==> flow/design.v <==
`timescale 1ns/1ps
module array_mult_top (
    input             clk,
    input      [15:0] a,
    input      [15:0] b,
    output reg [31:0] p
);
    reg  [15:0] a_q, b_q;
    wire [31:0] prod;
    array_multiplier u_mult (
        .in_A(a_q),
        .in_B(b_q),
        .prod_out(prod)
    );
    always @(posedge clk) begin
        a_q <= a;
        b_q <= b;
        p   <= prod;
    end
endmodule

`timescale 1ns/1ps
module array_multiplier (
    input  [15:0] in_A,
    input  [15:0] in_B,
    output [31:0] prod_out
);
    wire [15:0] pp [15:0];   
    genvar i, j;
    generate
        for (i = 0; i < 16; i = i + 1) begin : GEN_PP_ROW
            for (j = 0; j < 16; j = j + 1) begin : GEN_PP_COL
                assign pp[i][j] = in_A[j] & in_B[i];
            end
        end
    endgenerate
    wire [31:0] row_sum [15:0];
    wire [31:0] row_carry [15:0];
    assign row_sum[0]   = {16'b0, pp[0]};
    assign row_carry[0] = 32'b0;
    genvar r;
    generate
        for (r = 1; r < 16; r = r + 1) begin : ADDER_ROWS
            wire [31:0] shifted_pp = { {16 - r{1'b0}}, pp[r], {r{1'b0}} };
            adder32 ADD_STAGE (
                .in_a(row_sum[r-1]),
                .in_b(shifted_pp),
                .cin(1'b0),
                .sum(row_sum[r]),
                .cout(row_carry[r])
            );
        end
    endgenerate
    assign prod_out = row_sum[15];
endmodule
module adder32 (
    input  [31:0] in_a,
    input  [31:0] in_b,
    input         cin,
    output [31:0] sum,
    output        cout
);
    wire [31:0] carry;
    genvar k;
    full_adder FA0 (.a(in_a[0]), .b(in_b[0]), .cin(cin), .sum(sum[0]), .cout(carry[0]));
    generate
        for (k = 1; k < 32; k = k + 1) begin : FA_CHAIN
            full_adder FAi (.a(in_a[k]), .b(in_b[k]), .cin(carry[k-1]), .sum(sum[k]), .cout(carry[k]));
        end
    endgenerate
    assign cout = carry[31];
endmodule
module full_adder (
    input  a,
    input  b,
    input  cin,
    output sum,
    output cout
);
    assign sum  = a ^ b ^ cin;
    assign cout = (a & b) | (b & cin) | (a & cin);
endmodule
==> flow/run.sh <==
#!/bin/bash
# the make line also repeats each setting of config.mk as NAME=value (left out here)
make -C /OpenROAD-flow-scripts/flow DESIGN_CONFIG=/design/flow/config.mk WORK_HOME=/design/flow/orfs CLKGATE_MAP_FILE= finish
==> flow/config.mk <==
export PLATFORM = sky130hd
export DESIGN_NAME = array_mult_top
export DESIGN_NICKNAME = array_mult_top
export VERILOG_FILES = /design/flow/design.v
export SDC_FILE = /design/flow/constraint.sdc
export NUM_CORES = 4
export LEC_CHECK = 0
export ABC_AREA = 0
export CAP_MARGIN = 25
export CORE_ASPECT_RATIO = 0.52
export CORE_MARGIN = 5
export CORE_UTILIZATION = 33
export GPL_ROUTABILITY_DRIVEN = 1
export MIN_ROUTING_LAYER = met2
export SETUP_SLACK_MARGIN = -0.94
export SLEW_MARGIN = 0
==> flow/constraint.sdc <==
create_clock -name core_clock -period 22.0 [get_ports {clk}]
set_input_delay 4.4000 -clock core_clock [delete_from_list [all_inputs] [get_ports {clk}]]
set_output_delay 4.4000 -clock core_clock [all_outputs]
set_load 0.01 [all_outputs]
==> results.txt, run 1 <==
run results: status timing/DRC/antenna clean, Hold Path Class flop to flop, Simple-Gate Area Share 0.189, Area leader share 0.550, critical path arrival 20850 ps, Routed WL 13900 um, Synth area leader fa_1, final non-filler cell total 1052, YS warnings 2, R2R Path Start b_q[0]$_DFF_P_, top cells by count fa_1, and2_1, inv_1, Hold-fix buffers, CTS 0, end of the worst register-to-register path p[30]$_DFF_P_, crit start category flop, GRT Total Usage 0.168, vias in the first global route 7779, Resized cells post-CTS 0, Post-synth EDFFs 0, number of DRC markers in iteration 0 256, worst-margin pin slew 636 ps, post-detailed-route count of antenna-violating nets 0, CTS Root Cell clkbuf_16, Reg2Reg Depth 51, delay of the slowest critical-path stage 720 ps, logic area 6220 um^2, CTS tree yes, cycle use final 0.934, hold slack 695 ps, Dominant comb cell adder cells, CP Data Required Time 22310 ps, total number of vias 5926, wire per inst 13.2 um, max-capacitance violation count 0, WHS Path Cells 1, final core occ 0.378, Worst Hold End p[0]$_DFF_P_, via/cell ratio 5.63, Fin Clk Skew 7.93 ps, AO/OA Area Share 0, CP Capture Point p[30]$_DFF_P_, CTS Buffer Depth 2, dominant synthesized flop cell dfxtp_1, Fillers 2416, headroom to the max-slew limit 0.575, WP buf/inv 6, FF/Latch Area 1280 um^2, tool warnings 26, Critical Path Start b_q[0]$_DFF_P_, Mux area share 0, final routed DRC violation total 0, Post-Synthesis Cells 680, setup TNS 0 ps, first-pass GRT wire length 25000 um, M1 WL 0 um, CP max stage cell dfxtp_1, die width 228 um, Post-Syn Area 8150 um^2, GRT overflow 0, Final Hold Viols 0, largest net degree at the start of global routing 17, min Tclk post-route 20540 ps, Post-synth ARST share 0, n_diodes 0, routability congestion estimate 0.662, core area 24300 um^2, FP Util 0.336, ys cells 680, dpl hpwl 12200 um, max-slew violations 0, syn nets 953, Clock Pin Slew Worst Setup and Hold Paths 60 ps, die height 123 um, met3 WL 6830 um, top sig layer met5, syn_area_per_cell 12.0 um^2, initial antenna violation count 0, latest clock arrival within the worst-skew pair 370 ps, Inserted Clock Buffers 9, Critical Path Sink Type flop, final setup fails 0, Yosys cell types 9, unrepaired setup endpoints after global routing no, biggest area cells fa_1, and2_1, dfxtp_1, Port-buffer cells 64, Most common cell on crit path fa_1, area grow syn2layout 12.5%, Adder Area Share 0.575, Levels on crit path 51, setup repair bufs after CTS 0, xor+xnor area frac 0, Seq share, synth 0.157, Highest Clock Rate 48.7 MHz, Yosys Chip Area 8150 um^2, Clock Sinks 64, critical path type flop to flop, Layout Nets 998, Worst Hold Launch a_q[0]$_DFF_P_, H-tree levels 3, num ports 65, reg-to-reg slack, setup 1460 ps, WL met2 6830 um, row count 41, CP delay by family, top adder cells, Synth Register Bits 64, Cell Count Post-Placement 1036, Pre-antenna DRT Iters 5, critical path fanouts, max 16, Synth top cell by count fa_1, Die Area 28100 um^2
cell type report:
| type | count | share of cell area |
|---|---|---|
| Timing Repair Buffer | 66 | 0.0715 |
| Clock inverter | 5 | 0.00436 |
| Clock buffer | 11 | 0.0265 |
| Tap cell | 322 | 0.0439 |
| Sequential cell | 64 | 0.140 |
| Multi-Input combinational cell | 496 | 0.678 |
| Inverter | 88 | 0.0360 |
metal layers:
| metal | global-route usage | vias to the layer above |
|---|---|---|
| li1 | - | 2031 |
| met1 | - | 2479 |
| met2 | 0.163 | 1391 |
| met3 | 0.277 | 23 |
| met4 | 0.0344 | 2 |
| met5 | 0.00174 | - |
stage by stage:
stage               area, um^2  setup WS, ps
floorplan                 8150          2570
global placement          8890          1630
detailed placement        8890          1410
CTS                       9180          1360
global route              9180           676
finish                    9180          1460
==> inputs of run 2 (changes only) <==
ABC_AREA = unset   (was 0)
CAP_MARGIN = 10   (was 25)
CELL_PAD_IN_SITES_DETAIL_PLACEMENT = 2   (was unset)
CORE_ASPECT_RATIO = 1.18   (was 0.52)
CORE_MARGIN = 2   (was 5)
CORE_UTILIZATION = 15   (was 33)
CTS_CLUSTER_DIAMETER = 384   (was unset)
CTS_CLUSTER_SIZE = 53   (was unset)
GPL_ROUTABILITY_DRIVEN = unset   (was 1)
GPL_TIMING_DRIVEN = 0   (was unset)
MAX_ROUTING_LAYER = met5   (was unset)
MIN_ROUTING_LAYER = met1   (was met2)
SETUP_SLACK_MARGIN = unset   (was -0.94)
SLEW_MARGIN = 30   (was 0)
TNS_END_PERCENT = 85   (was unset)
clock period = 25.9 ns   (was 22.0 ns; I/O delays follow)
==> results.txt, run 2 <==
run results: Final Hold Viols 0 (unchanged), cycle use final 0.793 (was 0.934), status timing/DRC/antenna clean (unchanged), end of the worst register-to-register path p[30]$_DFF_P_ (unchanged), setup TNS 0 ps (unchanged), final routed DRC violation total 0 (unchanged), CP delay by family, top adder cells (unchanged), critical path arrival 20850 ps (about the same), Pre-antenna DRT Iters 4 (was 5), Port-buffer cells 64 (unchanged), worst-margin pin slew 389 ps (was 636 ps), syn_area_per_cell 12.0 um^2 (unchanged), Most common cell on crit path fa_1 (unchanged), routability congestion estimate 0.751 (was 0.662), max-capacitance violation count 0 (unchanged), Critical Path Sink Type flop (unchanged), Highest Clock Rate 48.7 MHz (about the same), hold slack 752 ps (was 695 ps), CTS tree yes (unchanged), vias in the first global route 6360 (was 7779), xor+xnor area frac 0 (unchanged), Cell Count Post-Placement 1449 (was 1036), num ports 65 (unchanged), largest net degree at the start of global routing 11 (was 17), dominant synthesized flop cell dfxtp_1 (unchanged), FF/Latch Area 1280 um^2 (unchanged), n_diodes 0 (unchanged), Inserted Clock Buffers 9 (unchanged), DP Area 9680 um^2 (was 8890 um^2), total number of vias 4805 (was 5926), first-pass GRT wire length 35200 um (was 25000 um), Area leader share 0.550 (unchanged), critical path type flop to flop (unchanged), Clock Pin Slew Worst Setup and Hold Paths 60 ps (about the same), crit start category flop (unchanged), area grow syn2layout 21.9% (was 12.5%), via/cell ratio 3.28 (was 5.63), initial antenna violation count 0 (unchanged), die width 219 um (was 228 um), Post-synth EDFFs 0 (unchanged), Hold-fix buffers, CTS 0 (unchanged), H-tree levels 3 (unchanged), logic area 6220 um^2 (unchanged), Synth area leader fa_1 (unchanged), min Tclk post-route 20550 ps (was 20540 ps), final setup fails 0 (unchanged), Resized cells post-CTS 0 (unchanged), die height 257 um (was 123 um), biggest area cells fa_1, and2_1, dfxtp_1 (unchanged), post-detailed-route count of antenna-violating nets 0 (unchanged), Post-synth ARST share 0 (unchanged), R2R Path Start b_q[0]$_DFF_P_ (unchanged), CTS Root Cell clkbuf_16 (unchanged), core area 53500 um^2 (was 24300 um^2), Layout Nets 1028 (was 998), GRT Total Usage 0.0845 (was 0.168), Synth top cell by count fa_1 (unchanged), Final Instance Area 9940 um^2 (was 9180 um^2), GRT overflow 0 (unchanged), Clock Sinks 64 (unchanged), max-slew violations 0 (unchanged), AO/OA Area Share 0 (unchanged), Post-Place Setup Slack 5180 ps (was 1410 ps), number of DRC markers in iteration 0 107 (was 256), CP Data Required Time 26200 ps (was 22310 ps), Mux area share 0 (unchanged), CP Capture Point p[30]$_DFF_P_ (unchanged), latest clock arrival within the worst-skew pair 360 ps (was 370 ps), syn nets 953 (unchanged), wire per inst 15.0 um (was 13.2 um), Critical Path Start b_q[0]$_DFF_P_ (unchanged), setup ws final 5350 ps (was 1460 ps), Routed WL 21900 um (was 13900 um), Fin Clk Skew 4.83 ps (was 7.93 ps), Reg2Reg Depth 52 (was 51), Worst Hold Launch a_q[0]$_DFF_P_ (unchanged), WP buf/inv 7 (was 6), CP max stage cell fa_1 (was dfxtp_1), dpl hpwl 20100 um (was 12200 um), setup repair bufs after CTS 0 (unchanged), Fillers 5968 (was 2416), unrepaired setup endpoints after global routing no (unchanged), reg-to-reg slack, setup 5350 ps (was 1460 ps), CTS Buffer Depth 2 (unchanged), row count 92 (was 41), Hold Path Class flop to flop (unchanged), Levels on crit path 52 (was 51), Simple-Gate Area Share 0.189 (unchanged), critical path fanouts, max 10 (was 16), WHS Path Cells 2 (was 1), Post-Synthesis Cells 680 (unchanged), top cells by count fa_1, and2_1, inv_1 (unchanged), delay of the slowest critical-path stage 550 ps (was 720 ps), final non-filler cell total 1463 (was 1052), Seq share, synth 0.157 (unchanged), Worst Hold End p[0]$_DFF_P_ (unchanged), Yosys cell types 9 (unchanged), YS warnings 2 (unchanged), Adder Area Share 0.575 (unchanged), Synth Register Bits 64 (unchanged), Dominant comb cell adder cells (unchanged), headroom to the max-slew limit 0.740 (was 0.575), Yosys Chip Area 8150 um^2 (unchanged), tool warnings 26 (unchanged), FP Util 0.152 (was 0.336), Post-Syn Area 8150 um^2 (unchanged), ys cells 680 (unchanged), Die Area 56200 um^2 (was 28100 um^2)
-- run 2: layout make-up --
| class | count | share of cell area |
|---|---|---|
| multi-input combinational | 496 | 0.626 |
| sequential | 64 | 0.129 |
| tap | 705 | 0.0888 |
| timing repair buffer | 64 | 0.0645 |
| inverter | 88 | 0.0332 |
| buffer | 32 | 0.0321 |
| clock buffer | 11 | 0.0244 |
| clock inverter | 3 | 0.00201 |
-- run 2: metrics by stage --
step	utilization
6_report	0.186
5_1_grt	0.186
4_1_cts	0.186
3_5_place_dp	0.181
3_3_place_gp	0.181
2_1_floorplan	-
-- run 2: per-layer routing --
layer,routed length (um),track usage
met5,0,0
met2,13200,0.173
met4,493,0.0270
met3,736,0.0173
met1,7450,0.0815
==> inputs of run 3 (changes only) <==
ABC_AREA = 1   (was unset)
CAP_MARGIN = 20   (was 10)
CELL_PAD_IN_SITES_DETAIL_PLACEMENT = unset   (was 2)
CORE_ASPECT_RATIO = unset   (was 1.18)
CORE_UTILIZATION = 72   (was 15)
CTS_CLUSTER_DIAMETER = 267   (was 384)
CTS_CLUSTER_SIZE = 76   (was 53)
GPL_TIMING_DRIVEN = unset   (was 0)
MAX_ROUTING_LAYER = unset   (was met5)
MIN_ROUTING_LAYER = unset   (was met1)
PLACE_DENSITY_LB_ADDON = 0.01   (was unset)
SETUP_SLACK_MARGIN = 4.62   (was unset)
SLEW_MARGIN = 20   (was 30)
TNS_END_PERCENT = 40   (was 85)
clock period = 16.1 ns   (was 25.9 ns; I/O delays follow)
==> results.txt, run 3 <==
run results: status failed layout checks (was timing/DRC/antenna clean), violated checks setup timing, wire per inst 13.6 um (was 15.0 um), Fillers 681 (was 5968), R2R Path Start b_q[0]$_DFF_P_ (unchanged), Routed WL 15200 um (was 21900 um), final routed DRC violation total 0 (unchanged), first-pass GRT wire length 26600 um (was 35200 um), Adder Area Share 0.532 (was 0.575), min Tclk post-route 18920 ps (was 20550 ps), final non-filler cell total 1122 (was 1463), Cell Count Post-Placement 1106 (was 1449), worst-margin pin slew 667 ps (was 389 ps), Most common cell on crit path fa_2 (was fa_1), Post-Synthesis Cells 936 (was 680), biggest area cells fa_1, dfxtp_1, inv_1 (was fa_1, and2_1, dfxtp_1), Inserted Clock Buffers 9 (unchanged), GRT Total Usage 0.270 (was 0.0845), largest net degree at the start of global routing 17 (was 11), ys cells 936 (was 680), critical path arrival 19210 ps (was 20850 ps), vias in the first global route 6097 (was 6360), core area 12000 um^2 (was 53500 um^2), dominant synthesized flop cell dfxtp_1 (unchanged), end of the worst register-to-register path p[30]$_DFF_P_ (unchanged), Clock Sinks 64 (unchanged), tool warnings 29 (was 26), met3 WL 516 um (was 736 um), Synth Register Bits 64 (unchanged), Levels on crit path 56 (was 52), max-capacitance violation count 0 (unchanged), Synth area leader fa_1 (unchanged), Highest Clock Rate 52.9 MHz (was 48.7 MHz), Die Area 13100 um^2 (was 56200 um^2), area grow syn2layout 12.7% (was 21.9%), Pre-antenna DRT Iters 4 (unchanged), Layout Nets 1243 (was 1028), crit start category flop (unchanged), post-detailed-route count of antenna-violating nets 0 (unchanged), Seq share, synth 0.145 (was 0.157), die height 115 um (was 257 um), headroom to the max-slew limit 0.554 (was 0.740), CP delay by family, top adder cells (unchanged), Worst Hold Launch a_q[1]$_DFF_P_ (was a_q[0]$_DFF_P_), row count 40 (was 92), via/cell ratio 4.89 (was 3.28), AO/OA Area Share 0 (unchanged), CTS Buffer Depth 2 (unchanged), FP Util 0.737 (was 0.152), total number of vias 5490 (was 4805), CP max stage cell fa_2 (was fa_1), H-tree levels 3 (unchanged), WHS Path Cells 3 (was 2), CTS tree yes (unchanged), Worst Hold End p[1]$_DFF_P_ (was p[0]$_DFF_P_), WL met2 8810 um (was 13200 um), dpl hpwl 12300 um (was 20100 um), syn nets 1209 (was 953), Final Hold Viols 0 (unchanged), n_diodes 0 (unchanged), Post-synth EDFFs 0 (unchanged), initial antenna violation count 0 (unchanged), top sig layer met4 (unchanged), top cells by count inv_1, nand2_1, fa_1 (was fa_1, and2_1, inv_1), final core occ 0.830 (was 0.186), YS warnings 2 (unchanged), Yosys cell types 7 (was 9), Area leader share 0.509 (was 0.550), CTS Root Cell clkbuf_16 (unchanged), Simple-Gate Area Share 0.109 (was 0.189), unrepaired setup endpoints after global routing yes (was no), critical path fanouts, max 3 (was 10), Hold Path Class flop to flop (unchanged), Critical Path Sink Type flop (unchanged), Post-synth ARST share 0 (unchanged), Dominant comb cell adder cells (unchanged), Clock Pin Slew Worst Setup and Hold Paths 60 ps (about the same), reg-to-reg slack, setup -2820 ps (was 5350 ps), Port-buffer cells 64 (unchanged), cycle use final 1.17 (was 0.793), setup ws final -2820 ps (was 5350 ps), Mux area share 0 (unchanged), WP buf/inv 11 (was 7), syn_area_per_cell 9.41 um^2 (was 12.0 um^2), die width 115 um (was 219 um), routability congestion estimate 0.778 (was 0.751), CP Capture Point p[30]$_DFF_P_ (unchanged), Yosys Chip Area 8810 um^2 (was 8150 um^2), Synth top cell by count inv_1 (was fa_1), CP Data Required Time 16400 ps (was 26200 ps), number of DRC markers in iteration 0 253 (was 107), final setup fails 9 (was 0), Reg2Reg Depth 56 (was 52), GRT overflow 0 (unchanged), max-slew violations 0 (unchanged), xor+xnor area frac 0 (unchanged), num ports 65 (unchanged), Post-Syn Area 8810 um^2 (was 8150 um^2), latest clock arrival within the worst-skew pair 350 ps (was 360 ps), Critical Path Start b_q[0]$_DFF_P_ (unchanged), Fin Clk Skew 7.29 ps (was 4.83 ps), critical path type flop to flop (unchanged), delay of the slowest critical-path stage 580 ps (was 550 ps), M1 WL 5330 um (was 7450 um)
-- run 3: routing by layer --
metal	up-vias	track usage
met4	0	0.121
met2	121	0.508
met5	-	0
met1	2800	0.291
met3	48	0.0529
li1	2521	-
-- run 3: cell type report --
type                       instances  area (um^2)  share of cell area
clock buffer                      11          243              0.0244
inverter                         312         1170               0.118
timing repair buffer              87          838              0.0844
multi-input combinational        496         6150               0.619
clock inverter                     5         56.3             0.00567
sequential                        64         1290               0.130
tap                              147          184              0.0185
-- run 3: stage by stage --
step	cell area [um^2]	setup TNS (ps)	hold WS, ps	setup WS [ps]
4_1_cts	9870	-15160	650	-2850
3_5_place_dp	9500	-17390	651	-3110
3_3_place_gp	9500	-14510	575	-2750
6_report	9930	-14800	618	-2820
5_1_grt	9930	-19120	632	-3310
2_1_floorplan	9190	-14030	625	-2710
-- run 3: repair_timing --
item                                    4_1_cts  5_1_grt
cloned                                        0        0
hold buffers                                  0        0
resized                                      38       35
endpoints found under the setup margin       19       19
pin swaps                                    35       63
setup buffers                                 0        0
==> inputs of run 4 (changes only) <==
CORE_ASPECT_RATIO = 0.93   (was unset)
CTS_CLUSTER_DIAMETER = 255   (was 267)
CTS_CLUSTER_SIZE = 98   (was 76)
PLACE_DENSITY = 0.42   (was unset)
PLACE_DENSITY_LB_ADDON = unset   (was 0.01)
SETUP_SLACK_MARGIN = unset   (was 4.62)
TNS_END_PERCENT = 20   (was 40)
clock period = 10.7 ns   (was 16.1 ns; I/O delays follow)
==> results.txt, run 4 <==
run results: logic area 6130 um^2 (was 6150 um^2), Post-Synthesis Cells 936 (unchanged), Yosys Chip Area 8810 um^2 (unchanged), Mux area share 0 (unchanged), Final Hold Viols 0 (unchanged), first-pass GRT wire length 29400 um (was 26600 um), post-detailed-route count of antenna-violating nets 0 (unchanged), Routed WL 16100 um (was 15200 um), core area 11800 um^2 (was 12000 um^2), final non-filler cell total 1149 (was 1122), latest clock arrival within the worst-skew pair 340 ps (was 350 ps), CP delay by family, top adder cells (unchanged), Post-Place Setup Slack -8590 ps (was -3110 ps), FP Util 0.747 (was 0.737), biggest area cells fa_1, dfxtp_1, inv_1 (unchanged), crit start category flop (unchanged), cycle use final 1.76 (was 1.17), number of DRC markers in iteration 0 204 (was 253), CP Capture Point p[30]$_DFF_P_ (unchanged), reg-to-reg slack, setup -8160 ps (was -2820 ps), GRT overflow 0 (unchanged), violated checks setup timing (unchanged), critical path type flop to flop (unchanged), die height 111 um (was 115 um), Hold Path Class flop to flop (unchanged), max-capacitance violation count 0 (unchanged), routability congestion estimate 0.780 (was 0.778), n_diodes 0 (unchanged), CP max stage cell fa_2 (unchanged), setup TNS -96570 ps (was -14800 ps), critical path fanouts, max 4 (was 3), FF/Latch Area 1290 um^2 (about the same), hold slack 504 ps (was 618 ps), setup ws final -8160 ps (was -2820 ps), dpl hpwl 12500 um (was 12300 um), die width 119 um (was 115 um), CTS Root Cell clkbuf_16 (unchanged), Dominant comb cell adder cells (unchanged), max-slew violations 0 (unchanged), end of the worst register-to-register path p[30]$_DFF_P_ (unchanged), status failed layout checks (unchanged), CP Data Required Time 10990 ps (was 16400 ps), WHS Path Cells 2 (was 3), row count 38 (was 40), Fillers 644 (was 681), Inserted Clock Buffers 9 (unchanged), Clock Pin Slew Worst Setup and Hold Paths 60 ps (about the same), tool warnings 31 (was 29), Die Area 13100 um^2 (about the same), Post-synth EDFFs 0 (unchanged), syn nets 1209 (unchanged), Pre-antenna DRT Iters 4 (unchanged), Most common cell on crit path fa_2 (unchanged), Worst Hold Launch b_q[0]$_DFF_P_ (was a_q[1]$_DFF_P_), syn_area_per_cell 9.41 um^2 (unchanged), WP buf/inv 9 (was 11), Area leader share 0.509 (unchanged), min Tclk post-route 18860 ps (was 18920 ps), YS warnings 2 (unchanged), Reg2Reg Depth 54 (was 56), top cells by count inv_1, nand2_1, fa_1 (unchanged), total number of vias 5551 (was 5490), ys cells 936 (unchanged), CTS tree yes (unchanged), vias in the first global route 6573 (was 6097), Layout Nets 1257 (was 1243), Fin Clk Skew 7.59 ps (was 7.29 ps), area grow syn2layout 14.2% (was 12.7%), R2R Path Start b_q[0]$_DFF_P_ (unchanged), Synth top cell by count inv_1 (unchanged), Yosys cell types 7 (unchanged), Adder Area Share 0.532 (unchanged), CTS Buffer Depth 2 (unchanged), initial antenna violation count 0 (unchanged), Critical Path Start b_q[0]$_DFF_P_ (unchanged), num ports 65 (unchanged), Cell Count Post-Placement 1133 (was 1106), via/cell ratio 4.83 (was 4.89), worst-margin pin slew 660 ps (was 667 ps), Synth area leader fa_1 (unchanged), Highest Clock Rate 53.0 MHz (was 52.9 MHz), largest net degree at the start of global routing 17 (unchanged), Post-Syn Area 8810 um^2 (unchanged), Levels on crit path 54 (was 56), dominant synthesized flop cell dfxtp_1 (unchanged), AO/OA Area Share 0 (unchanged), Port-buffer cells 64 (unchanged), Simple-Gate Area Share 0.109 (unchanged), H-tree levels 3 (unchanged), xor+xnor area frac 0 (unchanged), unrepaired setup endpoints after global routing yes (unchanged), delay of the slowest critical-path stage 600 ps (was 580 ps), Seq share, synth 0.145 (unchanged), Worst Hold End p[0]$_DFF_P_ (was p[1]$_DFF_P_), critical path arrival 19150 ps (was 19210 ps), Synth Register Bits 64 (unchanged), final setup fails 19 (was 9), Clock Sinks 64 (unchanged), Post-synth ARST share 0 (unchanged), final routed DRC violation total 0 (unchanged), wire per inst 14.0 um (was 13.6 um), GRT Total Usage 0.288 (was 0.270), headroom to the max-slew limit 0.560 (was 0.554), Critical Path Sink Type flop (unchanged)
run 4: repair_timing:
item | in CTS | in global routing
hold buffers | 0 | 0
pin swaps | 45 | 13
setup buffers | 0 | 0
setup endpoints to repair | 20 | 20
gates resized | 54 | 15
run 4: through the flow:
stage | util | area, um^2
6_report | 0.853 | 10100
5_1_grt | 0.853 | 10100
4_1_cts | 0.850 | 10000
3_5_place_dp | 0.817 | 9630
3_3_place_gp | 0.817 | 9630
2_1_floorplan | - | 9180
run 4: area by class of cell:
type | count | share of cell area
clock inverter | 6 | 0.00671
tap | 160 | 0.0199
clock buffer | 10 | 0.0237
multi-input combinational | 496 | 0.609
timing repair buffer | 101 | 0.0962
sequential | 64 | 0.128
inverter | 312 | 0.116
run 4: per-layer routing:
layer | GRT usage | part of all wire
met1 | 0.306 | 0.34
met2 | 0.552 | 0.58
met3 | 0.0509 | 0.041
met4 | 0.124 | 0.036
met5 | 0 | 0
==> inputs of run 5 (changes only) <==
CAP_MARGIN = 25   (was 20)
CORE_ASPECT_RATIO = unset   (was 0.93)
CTS_CLUSTER_DIAMETER = unset   (was 255)
CTS_CLUSTER_SIZE = 25   (was 98)
GPL_ROUTABILITY_DRIVEN = 0   (was unset)
GPL_TIMING_DRIVEN = 1   (was unset)
MIN_ROUTING_LAYER = met1   (was unset)
PLACE_DENSITY = unset   (was 0.42)
PLACE_DENSITY_LB_ADDON = 0.18   (was unset)
SLEW_MARGIN = 15   (was 20)
TNS_END_PERCENT = 95   (was 20)
clock period = 15.6 ns   (was 10.7 ns; I/O delays follow)
==> results.txt, run 5 <==
run results: status failed layout checks (unchanged), violated checks setup timing (unchanged), Synth Register Bits 64 (unchanged), Hold-fix buffers, CTS 0 (unchanged), syn_area_per_cell 9.41 um^2 (unchanged), max-slew violations 0 (unchanged), CP delay by family, top adder cells (unchanged), FP Util 0.737 (was 0.747), latest clock arrival within the worst-skew pair 350 ps (was 340 ps), max-capacitance violation count 0 (unchanged), number of DRC markers in iteration 0 255 (was 204), CTS Buffer Depth 2 (unchanged), total number of vias 5491 (was 5551), Area leader share 0.509 (unchanged), dominant synthesized flop cell dfxtp_1 (unchanged), H-tree levels 3 (unchanged), YS warnings 2 (unchanged), Final Hold Viols 0 (unchanged), wire per inst 14.1 um (was 14.0 um), largest net degree at the start of global routing 17 (unchanged), CTS tree yes (unchanged), CTS Root Cell clkbuf_16 (unchanged), post-detailed-route count of antenna-violating nets 0 (unchanged), biggest area cells fa_1, dfxtp_1, inv_1 (unchanged), row count 40 (was 38), Hold Path Class flop to flop (unchanged), Post-synth ARST share 0 (unchanged), Clock Pin Slew Worst Setup and Hold Paths 60 ps (about the same), core area 12000 um^2 (was 11800 um^2), Most common cell on crit path fa_2 (unchanged), Final Instance Area 9980 um^2 (was 10100 um^2), num ports 65 (unchanged), Worst Hold End p[1]$_DFF_P_ (was p[0]$_DFF_P_), Dominant comb cell adder cells (unchanged), delay of the slowest critical-path stage 600 ps (about the same), first-pass GRT wire length 27300 um (was 29400 um), Die Area 13100 um^2 (about the same), ys cells 936 (unchanged), critical path arrival 19150 ps (about the same), area grow syn2layout 13.2% (was 14.2%), final routed DRC violation total 0 (unchanged), Levels on crit path 50 (was 54), Simple-Gate Area Share 0.109 (unchanged), min Tclk post-route 18850 ps (was 18860 ps), final core occ 0.834 (was 0.853), syn nets 1209 (unchanged), AO/OA Area Share 0 (unchanged), Post-Syn Area 8810 um^2 (unchanged), R2R Path Start b_q[0]$_DFF_P_ (unchanged), setup repair bufs after CTS 0 (unchanged), Synth area leader fa_1 (unchanged), tool warnings 29 (was 31), Seq share, synth 0.145 (unchanged), Post-Synthesis Cells 936 (unchanged), final setup fails 11 (was 19), top cells by count inv_1, nand2_1, fa_1 (unchanged), xor+xnor area frac 0 (unchanged), die height 115 um (was 111 um), end of the worst register-to-register path p[30]$_DFF_P_ (unchanged), Clock Sinks 64 (unchanged), unrepaired setup endpoints after global routing yes (unchanged), Synth top cell by count inv_1 (unchanged), Reg2Reg Depth 50 (was 54), GRT Total Usage 0.277 (was 0.288), Port-buffer cells 64 (unchanged), Critical Path Sink Type flop (unchanged), headroom to the max-slew limit 0.535 (was 0.560), Yosys Chip Area 8810 um^2 (unchanged), cycle use final 1.21 (was 1.76), CP Data Required Time 15890 ps (was 10990 ps), Pre-antenna DRT Iters 4 (unchanged), Fin Clk Skew 9.74 ps (was 7.59 ps), die width 115 um (was 119 um), setup ws final -3250 ps (was -8160 ps), Cell Count Post-Placement 1107 (was 1133), n_diodes 0 (unchanged), Inserted Clock Buffers 9 (unchanged), GRT overflow 0 (unchanged), reg-to-reg slack, setup -3250 ps (was -8160 ps), critical path type flop to flop (unchanged), via/cell ratio 4.89 (was 4.83), worst-margin pin slew 697 ps (was 660 ps), Mux area share 0 (unchanged), Yosys cell types 7 (unchanged), Critical Path Start b_q[0]$_DFF_P_ (unchanged), Highest Clock Rate 53.0 MHz (about the same), Layout Nets 1244 (was 1257), DP Area 9530 um^2 (was 9630 um^2), dpl hpwl 12400 um (was 12500 um), critical path fanouts, max 3 (was 4), Adder Area Share 0.532 (unchanged), WHS Path Cells 3 (was 2), vias in the first global route 6289 (was 6573), CP Capture Point p[30]$_DFF_P_ (unchanged), final non-filler cell total 1123 (was 1149), Fillers 663 (was 644), Worst Hold Launch b_q[1]$_DFF_P_ (was b_q[0]$_DFF_P_), initial antenna violation count 0 (unchanged), CP max stage cell fa_2 (unchanged), Routed WL 15900 um (was 16100 um), Post-synth EDFFs 0 (unchanged), WP buf/inv 5 (was 9), crit start category flop (unchanged)
[run 5: stage by stage]
stage                     hold WS [ps]  setup TNS, ps  setup slack (ps)
after detailed placement           594         -22100             -3590
after CTS                          579         -20250             -3350
after global routing               652         -24700             -3750
after floorplan                    625         -18620             -3210
after global placement             565         -19330             -3290
final                              617         -19750             -3250
[run 5: cell type report]
type / instances / area, um^2 / share of cell area
Sequential cell: 64 / 1290 / 0.129
Clock inverter: 5 / 103 / 0.0103
Timing Repair Buffer: 88 / 846 / 0.0848
Tap cell: 147 / 184 / 0.0184
Inverter: 312 / 1170 / 0.117
Clock buffer: 11 / 253 / 0.0253
Multi-Input combinational cell: 496 / 6130 / 0.614
[run 5: repair_timing]
action | in CTS | in global routing
pin swaps | 18 | 33
gates resized | 12 | 48
setup endpoints to repair | 11 | 12
[run 5: layer usage]
metal,part of all wire,up-vias,global-route usage
met5,0,-,0
met4,0.044,0,0.151
met3,0.029,42,0.0492
met2,0.59,121,0.526
met1,0.34,2802,0.285
li1,-,2526,-
==> inputs of run 6 (changes only) <==
ABC_AREA = unset   (was 1)
CAP_MARGIN = 40   (was 25)
CTS_CLUSTER_SIZE = 99   (was 25)
GPL_ROUTABILITY_DRIVEN = unset   (was 0)
GPL_TIMING_DRIVEN = unset   (was 1)
MIN_ROUTING_LAYER = unset   (was met1)
PLACE_DENSITY = 0.36   (was unset)
PLACE_DENSITY_LB_ADDON = unset   (was 0.18)
SETUP_SLACK_MARGIN = 2.75   (was unset)
SLEW_MARGIN = 40   (was 15)
TNS_END_PERCENT = 5   (was 95)
clock period = 19.8 ns   (was 15.6 ns; I/O delays follow)
==> results.txt, run 6 <==
run results: syn nets 953 (was 1209), GRT overflow 0 (unchanged), CP Data Required Time 20090 ps (was 15890 ps), Mux area share 0 (unchanged), Post-synth ARST share 0 (unchanged), CP Capture Point p[30]$_DFF_P_ (unchanged), Layout Nets 1006 (was 1244), first-pass GRT wire length 25500 um (was 27300 um), die height 110 um (was 115 um), post-detailed-route count of antenna-violating nets 0 (unchanged), Worst Hold Launch a_q[0]$_DFF_P_ (was b_q[1]$_DFF_P_), status timing/DRC/antenna clean (was failed layout checks), GRT Total Usage 0.267 (was 0.277), critical path fanouts, max 7 (was 3), Final Instance Area 9450 um^2 (was 9980 um^2), crit start category flop (unchanged), Hold-fix buffers, CTS 0 (unchanged), YS warnings 2 (unchanged), AO/OA Area Share 0 (unchanged), critical path arrival 19520 ps (was 19150 ps), final non-filler cell total 878 (was 1123), dpl hpwl 10400 um (was 12400 um), biggest area cells fa_1, and2_1, dfxtp_1 (was fa_1, dfxtp_1, inv_1), Post-synth EDFFs 0 (unchanged), final core occ 0.864 (was 0.834), Fillers 556 (was 663), initial antenna violation count 0 (unchanged), ys cells 680 (was 936), Cell Count Post-Placement 855 (was 1107), CTS Buffer Depth 2 (unchanged), DP Area 8840 um^2 (was 9530 um^2), largest net degree at the start of global routing 17 (unchanged), logic area 6600 um^2 (was 6130 um^2), Final Hold Viols 0 (unchanged), Highest Clock Rate 52.0 MHz (was 53.0 MHz), Synth Register Bits 64 (unchanged), top cells by count fa_1, and2_1, inv_1 (was inv_1, nand2_1, fa_1), area grow syn2layout 15.9% (was 13.2%), R2R Path Start b_q[0]$_DFF_P_ (unchanged), latest clock arrival within the worst-skew pair 340 ps (was 350 ps), end of the worst register-to-register path p[30]$_DFF_P_ (unchanged), Levels on crit path 49 (was 50), Post-Place Setup Slack -157 ps (was -3590 ps), core area 10900 um^2 (was 12000 um^2), routability congestion estimate 0.756, Worst Hold End p[0]$_DFF_P_ (was p[1]$_DFF_P_), Simple-Gate Area Share 0.189 (was 0.109), setup TNS 0 ps (was -19750 ps), Area leader share 0.550 (was 0.509), Yosys Chip Area 8150 um^2 (was 8810 um^2), max-capacitance violation count 0 (unchanged), headroom to the max-slew limit 0.628 (was 0.535), CP max stage cell fa_2 (unchanged), Critical Path Start b_q[0]$_DFF_P_ (unchanged), xor+xnor area frac 0 (unchanged), die width 110 um (was 115 um), critical path type flop to flop (unchanged), Dominant comb cell adder cells (unchanged), final routed DRC violation total 0 (unchanged), Reg2Reg Depth 49 (was 50), tool warnings 31 (was 29), CTS Root Cell clkbuf_16 (unchanged), Hold Path Class flop to flop (unchanged), worst-margin pin slew 557 ps (was 697 ps), wire per inst 15.9 um (was 14.1 um), Inserted Clock Buffers 9 (unchanged), Post-Synthesis Cells 680 (was 936), Die Area 12200 um^2 (was 13100 um^2), Routed WL 14000 um (was 15900 um), Seq share, synth 0.157 (was 0.145), H-tree levels 3 (unchanged), num ports 65 (unchanged), via/cell ratio 5.27 (was 4.89), min Tclk post-route 19220 ps (was 18850 ps), hold slack 537 ps (was 617 ps), reg-to-reg slack, setup 580 ps (was -3250 ps), WHS Path Cells 1 (was 3), cycle use final 0.971 (was 1.21), Synth top cell by count fa_1 (was inv_1), Critical Path Sink Type flop (unchanged), syn_area_per_cell 12.0 um^2 (was 9.41 um^2), WP buf/inv 4 (was 5), Adder Area Share 0.575 (was 0.532), Clock Pin Slew Worst Setup and Hold Paths 60 ps (about the same), unrepaired setup endpoints after global routing yes (unchanged), vias in the first global route 5720 (was 6289), FF/Latch Area 1290 um^2 (about the same), Clock Sinks 64 (unchanged), max-slew violations 0 (unchanged), Pre-antenna DRT Iters 4 (unchanged), setup ws final 579 ps (was -3250 ps), Post-Syn Area 8150 um^2 (was 8810 um^2), Most common cell on crit path fa_2 (unchanged), Port-buffer cells 64 (unchanged), dominant synthesized flop cell dfxtp_1 (unchanged), total number of vias 4626 (was 5491), row count 38 (was 40), CP delay by family, top adder cells (unchanged), Synth area leader fa_1 (unchanged), Fin Clk Skew 5.64 ps (was 9.74 ps), FP Util 0.746 (was 0.737), final setup fails 0 (was 11), delay of the slowest critical-path stage 600 ps (about the same), number of DRC markers in iteration 0 163 (was 255), n_diodes 0 (unchanged), Yosys cell types 9 (was 7), CTS tree yes (unchanged)
==> run 6: repair_timing <==
action | in CTS | in global routing
resized | 57 | 48
pin swaps | 45 | 45
endpoints found under the hold margin | 0 | 0
buffers inserted | 7 | 0
endpoints found under the setup margin | 9 | 9
==> run 6: final cells by class <==
class	count	area share
clock buffers	12	0.0282
clock inverters	4	0.00794
well taps	140	0.0185
multi-input cells	496	0.698
repair buffers	74	0.0753
inverters	88	0.0350
flip-flops and latches	64	0.137
==> run 6: per-layer routing <==
layer / track usage / wire length (um)
met1: 0.285 / 4790
met2: 0.516 / 8320
met3: 0.0598 / 458
met4: 0.0892 / 408
met5: 0 / 0
==> inputs of run 7 (changes only) <==
ABC_AREA = 1   (was unset)
CAP_MARGIN = 20   (was 40)
CTS_CLUSTER_SIZE = unset   (was 99)
PLACE_DENSITY = 0.42   (was 0.36)
SETUP_SLACK_MARGIN = unset   (was 2.75)
SLEW_MARGIN = 20   (was 40)
TNS_END_PERCENT = 20   (was 5)
clock period = 11.5 ns   (was 19.8 ns; I/O delays follow)
==> results.txt, run 7 <==
run results: Pre-antenna DRT Iters 4 (unchanged), YS warnings 2 (unchanged), WP buf/inv 5 (was 4), Critical Path Sink Type flop (unchanged), Worst Hold Launch a_q[0]$_DFF_P_ (unchanged), post-detailed-route count of antenna-violating nets 0 (unchanged), Yosys cell types 7 (was 9), Post-Synthesis Cells 936 (was 680), GRT Total Usage 0.284 (was 0.267), routability congestion estimate 0.802 (was 0.756), number of DRC markers in iteration 0 261 (was 163), max-capacitance violation count 0 (unchanged), Synth Register Bits 64 (unchanged), Dominant comb cell adder cells (unchanged), reg-to-reg slack, setup -7390 ps (was 580 ps), met2 Usage GRT 0.546 (was 0.516), Adder Area Share 0.532 (was 0.575), first-pass GRT wire length 28000 um (was 25500 um), R2R Path Start b_q[1]$_DFF_P_ (was b_q[0]$_DFF_P_), AO/OA Area Share 0 (unchanged), final core occ 0.840 (was 0.864), row count 40 (was 38), CP delay by family, top adder cells (unchanged), final non-filler cell total 1135 (was 878), Synth area leader fa_1 (unchanged), Seq share, synth 0.145 (was 0.157), Layout Nets 1256 (was 1006), latest clock arrival within the worst-skew pair 350 ps (was 340 ps), Final Hold Viols 0 (unchanged), end of the worst register-to-register path p[30]$_DFF_P_ (unchanged), Fillers 672 (was 556), FF/Latch Area 1290 um^2 (about the same), final routed DRC violation total 0 (unchanged), H-tree levels 3 (unchanged), Synth top cell by count inv_1 (was fa_1), CTS Root Cell clkbuf_16 (unchanged), biggest area cells fa_1, dfxtp_1, inv_1 (was fa_1, and2_1, dfxtp_1), syn_area_per_cell 9.41 um^2 (was 12.0 um^2), vias in the first global route 6385 (was 5720), CP Capture Point p[30]$_DFF_P_ (unchanged), syn nets 1209 (was 953), Hold Path Class flop to flop (unchanged), WHS Path Cells 3 (was 1), Reg2Reg Depth 50 (was 49), CP Data Required Time 11800 ps (was 20090 ps), wire per inst 13.7 um (was 15.9 um), via/cell ratio 4.82 (was 5.27), most used routing layer met2 (unchanged), Port-buffer cells 64 (unchanged), Post-Syn Area 8810 um^2 (was 8150 um^2), grt met3 use 0.0508 (was 0.0598), dpl hpwl 13000 um (was 10400 um), CTS tree yes (unchanged), crit start category flop (unchanged), routing usage on met1 0.301 (was 0.285), setup ws final -7390 ps (was 579 ps), Final Instance Area 10000 um^2 (was 9450 um^2), hold slack 624 ps (was 537 ps), Simple-Gate Area Share 0.109 (was 0.189), headroom to the max-slew limit 0.564 (was 0.628), top cells by count inv_1, nand2_1, fa_1 (was fa_1, and2_1, inv_1), critical path arrival 19190 ps (was 19520 ps), FP Util 0.737 (was 0.746), Clock Sinks 64 (unchanged), logic area 6130 um^2 (was 6600 um^2), critical path fanouts, max 3 (was 7), setup repair bufs after CTS 0 (was 7), Most common cell on crit path fa_2 (unchanged), initial antenna violation count 0 (unchanged), Routed WL 15600 um (was 14000 um), n_diodes 0 (unchanged), Critical Path Start b_q[1]$_DFF_P_ (was b_q[0]$_DFF_P_), core area 12000 um^2 (was 10900 um^2), worst-margin pin slew 654 ps (was 557 ps), Area leader share 0.509 (was 0.550), min Tclk post-route 18890 ps (was 19220 ps), violated checks setup timing, Worst Hold End p[1]$_DFF_P_ (was p[0]$_DFF_P_), delay of the slowest critical-path stage 590 ps (was 600 ps), die width 115 um (was 110 um), Post-synth EDFFs 0 (unchanged), die height 115 um (was 110 um), total number of vias 5475 (was 4626), Inserted Clock Buffers 9 (unchanged), xor+xnor area frac 0 (unchanged), Yosys Chip Area 8810 um^2 (was 8150 um^2), final setup fails 18 (was 0), status failed layout checks (was timing/DRC/antenna clean), ys cells 936 (was 680), tool warnings 31 (unchanged), Mux area share 0 (unchanged), CP max stage cell fa_2 (unchanged), Post-synth ARST share 0 (unchanged), critical path type flop to flop (unchanged), max-slew violations 0 (unchanged), Highest Clock Rate 52.9 MHz (was 52.0 MHz), dominant synthesized flop cell dfxtp_1 (unchanged), Fin Clk Skew 8.99 ps (was 5.64 ps), num ports 65 (unchanged), GRT overflow 0 (unchanged), largest net degree at the start of global routing 17 (unchanged), unrepaired setup endpoints after global routing yes (unchanged), CTS Buffer Depth 2 (unchanged), cycle use final 1.64 (was 0.971), area grow syn2layout 14.0% (was 15.9%), Cell Count Post-Placement 1119 (was 855), Die Area 13100 um^2 (was 12200 um^2), Levels on crit path 50 (was 49), Clock Pin Slew Worst Setup and Hold Paths 60 ps (about the same), DP Area 9620 um^2 (was 8840 um^2)
run 7: final cells by class:
class,count,share of cell area
clock buffers,11,0.0242
well taps,147,0.0183
inverters,312,0.117
multi-input cells,496,0.610
flip-flops and latches,64,0.129
repair buffers,100,0.0969
clock inverters,5,0.00560
run 7: stage by stage:
step	setup WS (ps)	setup TNS (ps)
final	-7390	-81220
after CTS	-7560	-83670
after floorplan	-7310	-81880
after detailed placement	-7880	-90300
after global placement	-7460	-83920
after global routing	-7810	-88300
run 7: repair_timing:
item | 4_1_cts | 5_1_grt
gates resized | 72 | 3
hold buffers | 0 | 0
endpoints found under the setup margin | 19 | 19
pin swaps | 70 | 38
run 7: metal layers:
metal | vias up | wire length, um
li1 | 2549 | -
met1 | 2780 | 5270
met5 | - | 0
met4 | 0 | 562
met2 | 107 | 9220
met3 | 39 | 540
==> inputs of run 8 (changes only) <==
ABC_AREA = unset   (was 1)
CORE_ASPECT_RATIO = 1.36   (was unset)
CORE_UTILIZATION = 40   (was 72)
CTS_CLUSTER_DIAMETER = 380   (was unset)
CTS_CLUSTER_SIZE = 100   (was unset)
PLACE_DENSITY = 0.7   (was 0.42)
SETUP_SLACK_MARGIN = -1.85   (was unset)
TNS_END_PERCENT = 15   (was 20)
clock period = 20.0 ns   (was 11.5 ns; I/O delays follow)
==> results.txt, run 8 <==
run results: Adder Area Share 0.575 (was 0.532), Inserted Clock Buffers 9 (unchanged), Clock Sinks 64 (unchanged), number of DRC markers in iteration 0 76 (was 261), critical path arrival 20400 ps (was 19190 ps), top cells by count fa_1, and2_1, inv_1 (was inv_1, nand2_1, fa_1), post-detailed-route count of antenna-violating nets 0 (unchanged), Critical Path Sink Type flop (unchanged), worst-margin pin slew 511 ps (was 654 ps), FP Util 0.410 (was 0.737), GRT overflow 0 (unchanged), final non-filler cell total 980 (was 1135), final routed DRC violation total 0 (unchanged), Yosys Chip Area 8150 um^2 (was 8810 um^2), setup repair bufs after CTS 0 (unchanged), met3 WL 249 um (was 540 um), die height 170 um (was 115 um), largest net degree at the start of global routing 17 (unchanged), Resized cells post-CTS 0 (was 72), critical path type flop to flop (unchanged), max-slew violations 0 (unchanged), n_diodes 0 (unchanged), YS warnings 2 (unchanged), final setup fails 1 (was 18), area grow syn2layout 11.4% (was 14.0%), row count 60 (was 40), setup ws final -109 ps (was -7390 ps), GRT Total Usage 0.129 (was 0.284), Area leader share 0.550 (was 0.509), syn nets 953 (was 1209), Synth Register Bits 64 (unchanged), WL met2 7280 um (was 9220 um), Layout Nets 1000 (was 1256), Fin Clk Skew 9.55 ps (was 8.99 ps), num ports 65 (unchanged), min Tclk post-route 20110 ps (was 18890 ps), latest clock arrival within the worst-skew pair 350 ps (about the same), routability congestion estimate 0.733 (was 0.802), tool warnings 26 (was 31), CP delay by family, top adder cells (unchanged), WHS Path Cells 2 (was 3), first-pass GRT wire length 22300 um (was 28000 um), xor+xnor area frac 0 (unchanged), Final Hold Viols 0 (unchanged), CP Data Required Time 20290 ps (was 11800 ps), via/cell ratio 4.52 (was 4.82), Critical Path Start b_q[1]$_DFF_P_ (unchanged), crit start category flop (unchanged), wire per inst 11.8 um (was 13.7 um), Seq share, synth 0.157 (was 0.145), top sig layer met4 (unchanged), dpl hpwl 10500 um (was 13000 um), Reg2Reg Depth 51 (was 50), CP max stage cell fa_1 (was fa_2), Final Instance Area 9080 um^2 (was 10000 um^2), max-capacitance violation count 0 (unchanged), setup TNS -109 ps (was -81220 ps), Post-Syn Area 8150 um^2 (was 8810 um^2), AO/OA Area Share 0 (unchanged), Die Area 21600 um^2 (was 13100 um^2), violated checks setup timing (unchanged), hold slack 627 ps (was 624 ps), syn_area_per_cell 12.0 um^2 (was 9.41 um^2), reg-to-reg slack, setup -110 ps (was -7390 ps), CP Capture Point p[30]$_DFF_P_ (unchanged), headroom to the max-slew limit 0.659 (was 0.564), M1 WL 3680 um (was 5270 um), ys cells 680 (was 936), biggest area cells fa_1, and2_1, dfxtp_1 (was fa_1, dfxtp_1, inv_1), status failed layout checks (unchanged), CTS Root Cell clkbuf_16 (unchanged), Hold Path Class flop to flop (unchanged), Yosys cell types 9 (was 7), CTS Buffer Depth 2 (unchanged), dominant synthesized flop cell dfxtp_1 (unchanged), Worst Hold End p[1]$_DFF_P_ (unchanged), critical path fanouts, max 16 (was 3), Worst Hold Launch a_q[1]$_DFF_P_ (was a_q[0]$_DFF_P_), Hold-fix buffers, CTS 0 (unchanged), H-tree levels 3 (unchanged), Port-buffer cells 64 (unchanged), R2R Path Start b_q[1]$_DFF_P_ (unchanged), core area 19900 um^2 (was 12000 um^2), total number of vias 4427 (was 5475), Post-Synthesis Cells 680 (was 936), Highest Clock Rate 49.7 MHz (was 52.9 MHz), DP Area 8810 um^2 (was 9620 um^2), Pre-antenna DRT Iters 4 (unchanged), Simple-Gate Area Share 0.189 (was 0.109), Routed WL 11500 um (was 15600 um), Cell Count Post-Placement 964 (was 1119), Synth top cell by count fa_1 (was inv_1), vias in the first global route 5385 (was 6385), Clock Pin Slew Worst Setup and Hold Paths 50 ps (was 60 ps), WP buf/inv 6 (was 5), Most common cell on crit path fa_1 (was fa_2), cycle use final 1.01 (was 1.64), CTS tree yes (unchanged), die width 126 um (was 115 um), initial antenna violation count 0 (unchanged), Synth area leader fa_1 (unchanged), end of the worst register-to-register path p[30]$_DFF_P_ (unchanged), Mux area share 0 (unchanged), Levels on crit path 51 (was 50), delay of the slowest critical-path stage 550 ps (was 590 ps), Post-synth EDFFs 0 (unchanged), Post-Place Setup Slack -198 ps (was -7880 ps), Post-synth ARST share 0 (unchanged), Dominant comb cell adder cells (unchanged)
[run 8: metal layers]
layer,up-vias,GRT usage
met5,-,0
met1,2340,0.118
met2,36,0.268
met3,12,0.0166
met4,0,0.0702
li1,2039,-
[run 8: per-stage QoR]
step | util
2_1_floorplan | -
3_3_place_gp | 0.443
3_5_place_dp | 0.443
4_1_cts | 0.456
5_1_grt | 0.456
6_report | 0.456
[run 8: layout make-up]
cell class,count,area [um^2]
Inverter,88,330
Fill cell,1815,10800
Multi-Input combinational cell,496,6220
Tap cell,248,310
Timing Repair Buffer,68,671
Clock inverter,6,36.3
Clock buffer,10,229
Sequential cell,64,1280
==> inputs of run 9 (changes only) <==
ABC_AREA = 1   (was unset)
CORE_ASPECT_RATIO = unset   (was 1.36)
CORE_UTILIZATION = 72   (was 40)
CTS_CLUSTER_DIAMETER = unset   (was 380)
CTS_CLUSTER_SIZE = unset   (was 100)
PLACE_DENSITY = unset   (was 0.7)
PLACE_DENSITY_LB_ADDON = 0.02   (was unset)
SETUP_SLACK_MARGIN = unset   (was -1.85)
TNS_END_PERCENT = 20   (was 15)
clock period = 14.7 ns   (was 20.0 ns; I/O delays follow)
==> results.txt, run 9 <==
run results: Clock Sinks 64 (unchanged), routing usage on met1 0.278 (was 0.118), H-tree levels 3 (unchanged), Hold Path Class flop to flop (unchanged), final routed DRC violation total 0 (unchanged), critical path type flop to flop (unchanged), wire per inst 13.5 um (was 11.8 um), first-pass GRT wire length 27000 um (was 22300 um), Layout Nets 1247 (was 1000), Yosys cell types 7 (was 9), reg-to-reg slack, setup -4170 ps (was -110 ps), Levels on crit path 56 (was 51), CTS Root Cell clkbuf_16 (unchanged), CP max stage cell fa_2 (was fa_1), n_diodes 0 (unchanged), Highest Clock Rate 53.0 MHz (was 49.7 MHz), AO/OA Area Share 0 (unchanged), row count 40 (was 60), Dominant comb cell adder cells (unchanged), Worst Hold Launch a_q[0]$_DFF_P_ (was a_q[1]$_DFF_P_), YS warnings 2 (unchanged), syn_area_per_cell 9.41 um^2 (was 12.0 um^2), setup TNS -30150 ps (was -109 ps), die width 115 um (was 126 um), setup ws final -4170 ps (was -109 ps), headroom to the max-slew limit 0.546 (was 0.659), Synth Register Bits 64 (unchanged), met2 Usage GRT 0.516 (was 0.268), Final Instance Area 9890 um^2 (was 9080 um^2), FP Util 0.737 (was 0.410), biggest area cells fa_1, dfxtp_1, inv_1 (was fa_1, and2_1, dfxtp_1), critical path fanouts, max 2 (was 16), violated checks setup timing (unchanged), Adder Area Share 0.532 (was 0.575), Post-synth ARST share 0 (unchanged), Simple-Gate Area Share 0.109 (was 0.189), core area 12000 um^2 (was 19900 um^2), Most common cell on crit path fa_2 (was fa_1), setup repair bufs after CTS 0 (unchanged), Critical Path Sink Type flop (unchanged), Pre-antenna DRT Iters 4 (unchanged), Die Area 13100 um^2 (was 21600 um^2), worst-margin pin slew 681 ps (was 511 ps), CTS Buffer Depth 2 (unchanged), tool warnings 29 (was 26), min Tclk post-route 18870 ps (was 20110 ps), num ports 65 (unchanged), area grow syn2layout 12.3% (was 11.4%), CP Data Required Time 14990 ps (was 20290 ps), number of DRC markers in iteration 0 226 (was 76), Final Hold Viols 0 (unchanged), Worst Hold End p[2]$_DFF_P_ (was p[1]$_DFF_P_), post-detailed-route count of antenna-violating nets 0 (unchanged), DP Area 9470 um^2 (was 8810 um^2), latest clock arrival within the worst-skew pair 350 ps (about the same), grt met3 use 0.0561 (was 0.0166), cycle use final 1.28 (was 1.01), top cells by count inv_1, nand2_1, fa_1 (was fa_1, and2_1, inv_1), Routed WL 15300 um (was 11500 um), Critical Path Start a_q[1]$_DFF_P_ (was b_q[1]$_DFF_P_), max-slew violations 0 (unchanged), max-capacitance violation count 0 (unchanged), Clock Pin Slew Worst Setup and Hold Paths 50 ps (about the same), Port-buffer cells 64 (unchanged), ys cells 936 (was 680), delay of the slowest critical-path stage 590 ps (was 550 ps), CP delay by family, top adder cells (unchanged), Post-Place Setup Slack -4810 ps (was -198 ps), dominant synthesized flop cell dfxtp_1 (unchanged), dpl hpwl 12500 um (was 10500 um), largest net degree at the start of global routing 17 (unchanged), Post-Syn Area 8810 um^2 (was 8150 um^2), vias in the first global route 6377 (was 5385), Fin Clk Skew 8.54 ps (was 9.55 ps), Synth top cell by count inv_1 (was fa_1), Mux area share 0 (unchanged), Post-synth EDFFs 0 (unchanged), die height 115 um (was 170 um), WHS Path Cells 3 (was 2), GRT overflow 0 (unchanged), Inserted Clock Buffers 9 (unchanged), routability congestion estimate 0.781 (was 0.733), xor+xnor area frac 0 (unchanged), end of the worst register-to-register path p[30]$_DFF_P_ (unchanged), CP Capture Point p[30]$_DFF_P_ (unchanged), R2R Path Start a_q[1]$_DFF_P_ (was b_q[1]$_DFF_P_), total number of vias 5501 (was 4427), crit start category flop (unchanged), via/cell ratio 4.89 (was 4.52), unrepaired setup endpoints after global routing yes, final setup fails 13 (was 1), WP buf/inv 11 (was 6), status failed layout checks (unchanged), initial antenna violation count 0 (unchanged), Reg2Reg Depth 56 (was 51), Yosys Chip Area 8810 um^2 (was 8150 um^2), Fillers 682 (was 1815), most used routing layer met2 (unchanged), GRT Total Usage 0.272 (was 0.129), Post-Synthesis Cells 936 (was 680), Seq share, synth 0.145 (was 0.157), critical path arrival 19170 ps (was 20400 ps), Synth area leader fa_1 (unchanged), CTS tree yes (unchanged), syn nets 1209 (was 953), Area leader share 0.509 (was 0.550)
[run 9: final cells by class]
type	count	area, um^2	area share
multi-input combinational	496	6070	0.614
sequential	64	1290	0.131
inverter	312	1170	0.118
timing repair buffer	91	872	0.0882
clock buffer	13	260	0.0263
tap	147	184	0.0186
clock inverter	3	40.0	0.00405
[run 9: what timing repair did]
item                                    in CTS  in global routing
endpoints found under the setup margin      15                 14
hold buffers                                 0                  0
resized                                     63                 15
pin swaps                                   52                 17
[run 9: per-layer routing]
metal / vias to the layer above / share of wire / wire length, um
li1: 2530 / - / -
met3: 51 / 0.039 / 602
met2: 113 / 0.58 / 8860
met1: 2807 / 0.33 / 5000
met5: - / 0 / 0
met4: 0 / 0.052 / 789
[run 9: metrics by stage]
step                      hold slack [ps]   util  cells
after global placement                617  0.792   1110
after global routing                  629  0.827   1126
final                                 593  0.827   1126
after detailed placement              641  0.792   1110
after CTS                             604  0.825   1126
after floorplan                       625      -    936
==> inputs of run 10 (changes only) <==
CTS_CLUSTER_SIZE = 14   (was unset)
PLACE_DENSITY_LB_ADDON = 0.03   (was 0.02)
SETUP_SLACK_MARGIN = -0.56   (was unset)
TNS_END_PERCENT = 5   (was 20)
clock period = 16.3 ns   (was 14.7 ns; I/O delays follow)
==> results.txt, run 10 <==
run results: xor+xnor area frac 0 (unchanged), GRT overflow 0 (unchanged), critical path fanouts, max 11 (was 2), core area 12000 um^2 (unchanged), max-capacitance violation count 0 (unchanged), die width 115 um (unchanged), violated checks setup timing (unchanged), Critical Path Start a_q[1]$_DFF_P_ (unchanged), Mux area share 0 (unchanged), headroom to the max-slew limit 0.530 (was 0.546), Post-synth ARST share 0 (unchanged), Inserted Clock Buffers 9 (unchanged), unrepaired setup endpoints after global routing yes (unchanged), tool warnings 29 (unchanged), Levels on crit path 63 (was 56), Post-synth EDFFs 0 (unchanged), via/cell ratio 4.84 (was 4.89), worst-margin pin slew 704 ps (was 681 ps), Highest Clock Rate 52.5 MHz (was 53.0 MHz), reg-to-reg slack, setup -2750 ps (was -4170 ps), delay of the slowest critical-path stage 580 ps (was 590 ps), Reg2Reg Depth 63 (was 56), routability congestion estimate 0.773 (was 0.781), setup repair bufs after CTS 0 (unchanged), CTS Root Cell clkbuf_16 (unchanged), Dominant comb cell adder cells (unchanged), GRT Total Usage 0.260 (was 0.272), setup ws final -2750 ps (was -4170 ps), FP Util 0.737 (unchanged), Worst Hold End p[1]$_DFF_P_ (was p[2]$_DFF_P_), vias in the first global route 6248 (was 6377), syn_area_per_cell 9.41 um^2 (unchanged), min Tclk post-route 19050 ps (was 18870 ps), CTS Buffer Depth 2 (unchanged), Simple-Gate Area Share 0.109 (unchanged), status failed layout checks (unchanged), Hold-fix buffers, CTS 0 (unchanged), dominant synthesized flop cell dfxtp_1 (unchanged), critical path arrival 19340 ps (was 19170 ps), top cells by count inv_1, nand2_1, fa_1 (unchanged), Synth Register Bits 64 (unchanged), Clock Pin Slew Worst Setup and Hold Paths 60 ps (was 50 ps), Post-Place Setup Slack -3290 ps (was -4810 ps), CP Capture Point p[30]$_DFF_P_ (unchanged), CP max stage cell fa_2 (unchanged), Post-Synthesis Cells 936 (unchanged), area grow syn2layout 11.4% (was 12.3%), biggest area cells fa_1, dfxtp_1, inv_1 (unchanged), YS warnings 2 (unchanged), Die Area 13100 um^2 (unchanged), Yosys Chip Area 8810 um^2 (unchanged), Final Hold Viols 0 (unchanged), ys cells 936 (unchanged), CP delay by family, top adder cells (unchanged), final routed DRC violation total 0 (unchanged), largest net degree at the start of global routing 17 (unchanged), die height 115 um (unchanged), Post-Syn Area 8810 um^2 (unchanged), CTS tree yes (unchanged), Yosys cell types 7 (unchanged), num ports 65 (unchanged), Most common cell on crit path fa_2 (unchanged), WHS Path Cells 3 (unchanged), dpl hpwl 12000 um (was 12500 um), cycle use final 1.17 (was 1.28), Routed WL 14700 um (was 15300 um), Seq share, synth 0.145 (unchanged), initial antenna violation count 0 (unchanged), syn nets 1209 (unchanged), critical path type flop to flop (unchanged), Hold Path Class flop to flop (unchanged), Adder Area Share 0.532 (unchanged), AO/OA Area Share 0 (unchanged), Synth area leader fa_1 (unchanged), WP buf/inv 18 (was 11), row count 40 (unchanged), post-detailed-route count of antenna-violating nets 0 (unchanged), Pre-antenna DRT Iters 4 (unchanged), crit start category flop (unchanged), first-pass GRT wire length 26100 um (was 27000 um), final setup fails 9 (was 13), R2R Path Start a_q[1]$_DFF_P_ (unchanged), Layout Nets 1242 (was 1247), Area leader share 0.509 (unchanged), latest clock arrival within the worst-skew pair 350 ps (about the same), Port-buffer cells 64 (unchanged), total number of vias 5426 (was 5501), CP Data Required Time 16590 ps (was 14990 ps), Critical Path Sink Type flop (unchanged), max-slew violations 0 (unchanged), Worst Hold Launch a_q[0]$_DFF_P_ (unchanged), number of DRC markers in iteration 0 247 (was 226), Fin Clk Skew 9.30 ps (was 8.54 ps), wire per inst 13.2 um (was 13.5 um), Clock Sinks 64 (unchanged), H-tree levels 3 (unchanged), Synth top cell by count inv_1 (unchanged), n_diodes 0 (unchanged), end of the worst register-to-register path p[30]$_DFF_P_ (unchanged)
[run 10: area by class of cell]
| type | instances | area, um^2 |
|---|---|---|
| Inverter | 312 | 1170 |
| Multi-Input combinational cell | 496 | 6020 |
| Clock buffer | 12 | 246 |
| Clock inverter | 3 | 42.5 |
| Fill cell | 652 | 2150 |
| Timing Repair Buffer | 86 | 868 |
| Tap cell | 147 | 184 |
| Sequential cell | 64 | 1280 |
[run 10: timing repair]
action                                  in CTS  in global routing
gates resized                               53                  5
pin swaps                                   51                  4
endpoints found under the setup margin       9                  9
[run 10: routing by layer]
| metal | part of all wire | GRT usage | vias up |
|---|---|---|---|
| met5 | 0 | 0 | - |
| met4 | 0.037 | 0.125 | 0 |
| met3 | 0.040 | 0.0445 | 36 |
| met2 | 0.59 | 0.500 | 116 |
| met1 | 0.34 | 0.271 | 2755 |
| li1 | - | - | 2519 |
[run 10: stage by stage]
step | hold slack, ps | instance area, um^2 | TNS [ps] | utilization | std cells
after floorplan | 625 | 9060 | -14680 | - | 936
after global routing | 701 | 9810 | -19120 | 0.821 | 1120
after CTS | 635 | 9810 | -14730 | 0.820 | 1120
after detailed placement | 622 | 9400 | -19070 | 0.786 | 1105
after global placement | 634 | 9400 | -16750 | 0.786 | 1105
final | 636 | 9810 | -14320 | 0.821 | 1120
